==> flow/design.v (excerpt) <==
module cordic_sincos(
	input clk,
	input rst,
	input start,
	input [15:0] z0,
	output ready,
	output reg done,
	output [15:0] x,
	output [15:0] y
	);
Size: ~700 cells after synthesis, ~53 I/O pins, roughly 0.0063 mm2 of cells after synthesis.
Settings: LEC_CHECK=0, ABC_AREA=0, CAP_MARGIN=20, CELL_PAD_IN_SITES_DETAIL_PLACEMENT=2, CELL_PAD_IN_SITES_GLOBAL_PLACEMENT=0, CORE_ASPECT_RATIO=1.51, CORE_MARGIN=2, CORE_UTILIZATION=16, CTS_CLUSTER_DIAMETER=293, CTS_CLUSTER_SIZE=17, GPL_ROUTABILITY_DRIVEN=0, GPL_TIMING_DRIVEN=0, MAX_ROUTING_LAYER=met4, MIN_ROUTING_LAYER=met2, PLACE_DENSITY_LB_ADDON=0.19, SETUP_SLACK_MARGIN=1.0, SLEW_MARGIN=10, TNS_END_PERCENT=95; clock period 3.63 ns.
run.sh (not shown) runs the stock make flow with config.mk's settings and CLKGATE_MAP_FILE=.
The first run finished but failed the layout checks on negative setup slack.
Next try:
- ABC_AREA: 0 -> 1
- CELL_PAD_IN_SITES_DETAIL_PLACEMENT: 2 -> not set
- CELL_PAD_IN_SITES_GLOBAL_PLACEMENT: 0 -> not set
- CORE_ASPECT_RATIO: 1.51 -> not set
- CORE_UTILIZATION: 16 -> 66
- CTS_CLUSTER_DIAMETER: 293 -> not set
- CTS_CLUSTER_SIZE: 17 -> not set
- GPL_ROUTABILITY_DRIVEN: 0 -> not set
- GPL_TIMING_DRIVEN: 0 -> not set
- MAX_ROUTING_LAYER: met4 -> not set
- MIN_ROUTING_LAYER: met2 -> not set
- PLACE_DENSITY_LB_ADDON: 0.19 -> not set
- SETUP_SLACK_MARGIN: 1.0 -> not set
- SLEW_MARGIN: 10 -> 20
- TNS_END_PERCENT: 95 -> not set
- clock period: 3.63 -> 5.11 ns (I/O delays scaled with it)
Outcome: Now the flow produced a clean layout. Design area came out lower by about 24%. Clock-buffer cell count is unchanged. Worst setup slack improved by 2.3 ns. Die size came out lower by 74%. Global-route usage came out higher by 9.6 points. Area after synthesis came out higher by about 3%. First-iteration DRC count came out lower by 60%. Core utilization came out higher by 49 points. Sequential share of layout area came out higher by 5.1 points. Cell count came out lower by about 23%. Routed wire length came out lower by about 43%.
Next try:
- ABC_AREA: 1 -> not set
- CORE_UTILIZATION: 66 -> 72
- CTS_CLUSTER_SIZE: not set -> 97
- clock period: 5.11 -> 4.97 ns (I/O delays scaled with it)
Outcome: Wire length goes down by 5.3%; power is higher by 23%; global-route usage rises by 1.3 points.
Next try:
- CTS_CLUSTER_SIZE: 97 -> not set
- PLACE_DENSITY_LB_ADDON: not set -> 0.25
- clock period: 4.97 -> 4.15 ns (I/O delays scaled with it)
The changed run completed, yet does not pass: negative setup slack.
Power climbs by 29%.
Hold slack is better by 0.0055 ns.
First-iteration DRC count is higher by 12%.
Area after synthesis stays the same.
Non-clock buffer count climbs by 38.
Core utilization came out higher by 5.2 points.
Worst setup slack gets worse by 0.44 ns.

## try-fjord
The RTL this note starts from:
==> flow/design.v <==
`timescale 1ns / 1ps
module cla_slice_part(g,p,a,b);
 input a, b;
 output g;  
 output p;  
 assign g = a & b;
 assign p = a ^ b;
endmodule
module CarryPropagateGenerateUnit( g,p,a,b);
	input  [15:0] a,b;
	output [15:0] g,p;
	cla_slice_part s0(g[0],p[0],a[0],b[0]);
	cla_slice_part s1(g[1],p[1],a[1],b[1]);
	cla_slice_part s2(g[2],p[2],a[2],b[2]);
	cla_slice_part s3(g[3],p[3],a[3],b[3]);
	cla_slice_part s4(g[4],p[4],a[4],b[4]);
	cla_slice_part s5(g[5],p[5],a[5],b[5]);
	cla_slice_part s6(g[6],p[6],a[6],b[6]);
	cla_slice_part s7(g[7],p[7],a[7],b[7]);
	cla_slice_part s8(g[8],p[8],a[8],b[8]);
	cla_slice_part s9(g[9],p[9],a[9],b[9]);
	cla_slice_part s10(g[10],p[10],a[10],b[10]);
	cla_slice_part s11(g[11],p[11],a[11],b[11]);
	cla_slice_part s12(g[12],p[12],a[12],b[12]);
	cla_slice_part s13(g[13],p[13],a[13],b[13]);
	cla_slice_part s14(g[14],p[14],a[14],b[14]);
	cla_slice_part s15(g[15],p[15],a[15],b[15]);
endmodule
module SixteenBitSummationUnit(sum,p,carry,cin);
  input [14:0] carry;
  input cin;
  input [15:0] p;
  output [15:0] sum;
  assign sum[0] = p[0] ^ cin;
  assign sum[1] = p[1] ^ carry[0];
  assign sum[2] = p[2] ^ carry[1];
  assign sum[3] = p[3] ^ carry[2];
  assign sum[4] = p[4] ^ carry[3];
  assign sum[5] = p[5] ^ carry[4];
  assign sum[6] = p[6] ^ carry[5];
  assign sum[7] = p[7] ^ carry[6];
  assign sum[8] = p[8] ^ carry[7];
  assign sum[9] = p[9] ^ carry[8];
  assign sum[10] = p[10] ^ carry[9];
  assign sum[11] = p[11] ^ carry[10];
  assign sum[12] = p[12] ^ carry[11];
  assign sum[13] = p[13] ^ carry[12];
  assign sum[14] = p[14] ^ carry[13];
  assign sum[15] = p[15] ^ carry[14];
endmodule
module four_bit_block_cla(P,G,carry,p,g,cin);
	input [3:0] p,g;
	input cin;
	output [2:0] carry;
	output P,G;
	assign	carry[0] = 	g[0] |
											cin & p[0];
	assign	carry[1] =  g[1] |
											g[0] & p[1] |
											cin  &  p[0] & p[1];
	assign	carry[2] =  g[2] |
											g[1] & p[2] |
											g[0] & p [1] & p[2] |
											cin  & p[0] & p[1] & p[2];
	assign	P = p[0] & p[1] & p[2] & p[3];
	assign	G = g[3] | 
							g[2] & p[3] |
							g[1] & p[2] & p[3] |
							g[0] & p[1] & p[2] & p[3];
endmodule
module cla_16_two_level(sum,cout,a,b,cin);
	input [15:0] a, b;
	input cin;
	output [15:0] sum;
	output  cout;
	wire [15:0]   g, p,carry;  
	wire [3:0]  G,P;
	assign carry[3]  = G[0] | cin & P[0];
	assign carry[7]  = G[1] | G[0] & P[1] | cin & P[0] & P[1]; 
	assign carry[11] = G[2] |
										 G[1] & P[2] |
										 G[0] & P[1] & P[2] | 
										 cin  & P[0] & P[1] & P[2];
	assign cout = G[3] |
								G[2] & P[3] |
								G[1] & P[2] & P[3] |
								G[0] & P[1] & P[2] & P[3] |
								cin   & P[0] & P[1] & P[2] & P[3];
	CarryPropagateGenerateUnit   CPGU( g,p,a,b);
	four_bit_block_cla FBBC0(P[0],G[0],carry[2:0],p[3:0],g[3:0],cin);     
	four_bit_block_cla FBBC1(P[1],G[1],carry[6:4],p[7:4],g[7:4],carry[3]);   
	four_bit_block_cla FBBC2(P[2],G[2],carry[10:8],p[11:8],g[11:8],carry[7]);
	four_bit_block_cla FBBC3(P[3],G[3],carry[14:12],p[15:12],g[15:12],carry[11]); 
	SixteenBitSummationUnit TTBSU(sum,p,carry[14:0],cin);
endmodule
`timescale 1ns / 1ps
module xnew2(
	output reg [15:0] x,
	input [15:0] x0,
	input [15:0] y,
	input cin,
	input reset,
	input stop,
	input clk
	);
	wire [15:0] sum,a,b;
	wire cout;	 
	cla_16_two_level alu(sum,cout,a,b,cin);
	assign a=x;
	assign b=cin?(~y):y;
	always @(posedge clk)
	begin
		if(reset)
		begin
			x<=x0;
		end
		else
		begin
			if(!stop)
			begin
				x<=sum;
			end
			else
			begin
				x<=x;
			end
		end
	end
endmodule
`timescale 1ns / 1ps
module ynew2(
	output reg [15:0] y,
	input [15:0] y0,
	input [15:0] x,
	input cin,
	input reset,
	input stop,
	input clk
	);
	wire [15:0] sum,a,b;
	wire cout;	 
	cla_16_two_level alu(sum,cout,a,b,cin);
	assign a=y;
	assign b=cin?(~x):x;
	always @(posedge clk)
	begin
		if(reset)
		begin
			y<=y0;
		end
		else
		begin
			if(!stop)
			begin
				y<=sum;
			end
			else
			begin
				y<=y;
			end
		end	
	end
endmodule
`timescale 1ns / 1ps
module znew2(
	output reg [15:0] z,
	output zsign,
	input [15:0] z0,
	input [15:0] zrom,
	input cin,
	input reset,
	input stop,
	input clk
	);
	wire [15:0] sum,a,b;
	wire cout;	 
	cla_16_two_level alu(sum,cout,a,b,cin);
	assign a=z;
	assign b=cin?(~zrom):zrom;
	always @(posedge clk)
	begin
		if(reset)
		begin
			z<=z0;
		end
		else
		begin
			if(!stop)
				z<=sum;
			else
				z<=z;
		end	
	end
	assign zsign=z[15];
endmodule
`timescale 1ns / 1ps
module datapathnew2(
	output [15:0] x,
	output [15:0] y,
	input [15:0] z0,
	input [3:0] i,
	input reset,
	input stop,
	input clk
	); 
	parameter xinit=16'b0010_0110_1101_1101;	 
	parameter yinit=16'b0;
	reg [15:0] zrom_q;
	wire [15:0] xval,yval,zval;
	wire [15:0] x0,y0;
	wire [15:0] z;
	wire zsign;
	always @(*)
	begin
		case(i)
			4'd0: zrom_q=16'b0011_0010_0100_0011;
			4'd1: zrom_q=16'b0001_1101_1010_1100;
			4'd2: zrom_q=16'b0000_1111_1010_1101;
			4'd3: zrom_q=16'b0000_0111_1111_0101;
			4'd4: zrom_q=16'b0000_0011_1111_1110;
			4'd5: zrom_q=16'b0000_0001_1111_1111;
			4'd6: zrom_q=16'b0000_0000_1111_1111;
			4'd7: zrom_q=16'b0000_0000_0111_1111;
			4'd8: zrom_q=16'b0000_0000_0011_1111;
			4'd9: zrom_q=16'b0000_0000_0001_1111;
			4'd10: zrom_q=16'b0000_0000_0000_1111;
			4'd11: zrom_q=16'b0000_0000_0000_0111;
			4'd12: zrom_q=16'b0000_0000_0000_0011;
			4'd13: zrom_q=16'b0000_0000_0000_0001;
			4'd14: zrom_q=16'b0;
			4'd15: zrom_q=16'b0;
			default: zrom_q=16'b0;
		endcase
	end
	xnew2 xmod(x,x0,yval,xcin,reset,stop,clk);
	ynew2 ymod(y,y0,xval,ycin,reset,stop,clk);
	znew2 zmod(z,zsign,z0,zval,zcin,reset,stop,clk);
	assign x0=xinit;
	assign y0=yinit;
	assign xval=$signed(x)>>>i;
	assign yval=$signed(y)>>>i;
	assign zval=zrom_q;
	assign xcin=zsign?1'b0:1'b1;
	assign ycin=zsign?1'b1:1'b0;
	assign zcin=zsign?1'b0:1'b1;
endmodule
`timescale 1ns / 1ps
module cordic_sincos(
	input clk,
	input rst,
	input start,
	input [15:0] z0,
	output ready,
	output reg done,
	output [15:0] x,
	output [15:0] y
	);
	reg busy;
	reg [3:0] cnt;
	wire load;
	assign ready = ~busy;
	assign load = rst | (start & ~busy);
	always @(posedge clk)
	begin
		if(rst)
		begin
			busy <= 1'b0;
			cnt <= 4'd0;
			done <= 1'b0;
		end
		else
		begin
			done <= 1'b0;
			if(!busy)
			begin
				cnt <= 4'd0;
				if(start)
					busy <= 1'b1;
			end
			else
			begin
				cnt <= cnt + 4'd1;
				if(cnt == 4'd15)
				begin
					busy <= 1'b0;
					done <= 1'b1;
				end
			end
		end
	end
	datapathnew2 dp(x,y,z0,cnt,load,~busy,clk);
endmodule
==> flow/config.mk <==
export PLATFORM = sky130hd
export DESIGN_NAME = cordic_sincos
export DESIGN_NICKNAME = cordic_sincos
export VERILOG_FILES = /design/flow/design.v
export SDC_FILE = /design/flow/constraint.sdc
export NUM_CORES = 4
export LEC_CHECK = 0
export CAP_MARGIN = 40
export CORE_MARGIN = 2
export CORE_UTILIZATION = 72
export PLACE_DENSITY = 0.41
export SETUP_SLACK_MARGIN = -0.24
export SLEW_MARGIN = 20
==> flow/constraint.sdc <==
create_clock -name core_clock -period 3.98 [get_ports {clk}]
set_input_delay 0.7960 -clock core_clock [delete_from_list [all_inputs] [get_ports {clk}]]
set_output_delay 0.7960 -clock core_clock [all_outputs]
set_load 0.01 [all_outputs]
try-fjord ran in full, but the layout does not pass; the checks complain about setup timing.
> inputs changed (try-fjord -> try-cedar)
- CAP_MARGIN: 40 -> 20
- PLACE_DENSITY: 0.41 -> unset
- ABC_AREA: unset -> 1
- CTS_CLUSTER_SIZE: unset -> 89
- SETUP_SLACK_MARGIN: -0.24 -> unset
- CTS_CLUSTER_DIAMETER: unset -> 388
- the clock period (ns, I/O delays scaled along): 3.98 -> 2.36
### Flow results
Of try-fjord and try-cedar, not a single run came through the flow clean.
try-cedar: DPL-0038 in clock tree synthesis (4_1_cts) -> run aborted
When try-cedar is set beside try-fjord, its area fraction in xor and xnor cells turns out to be 3.3 points smaller.
Relative to try-fjord, setup slack after placement has gone down in try-cedar.
try-cedar vs. try-fjord: gate count of the mapped netlist now larger, routability congestion estimate from global placement now larger.
try-fjord → try-cedar: sequential-to-total area share from yosys stat now smaller; placed cell count has increased; standard cell area after detailed placement increased by about 14% relative to the old numbers; area reported by Yosys stat rose by 200 sq um.
Power is estimated from default activity; no workload was simulated.
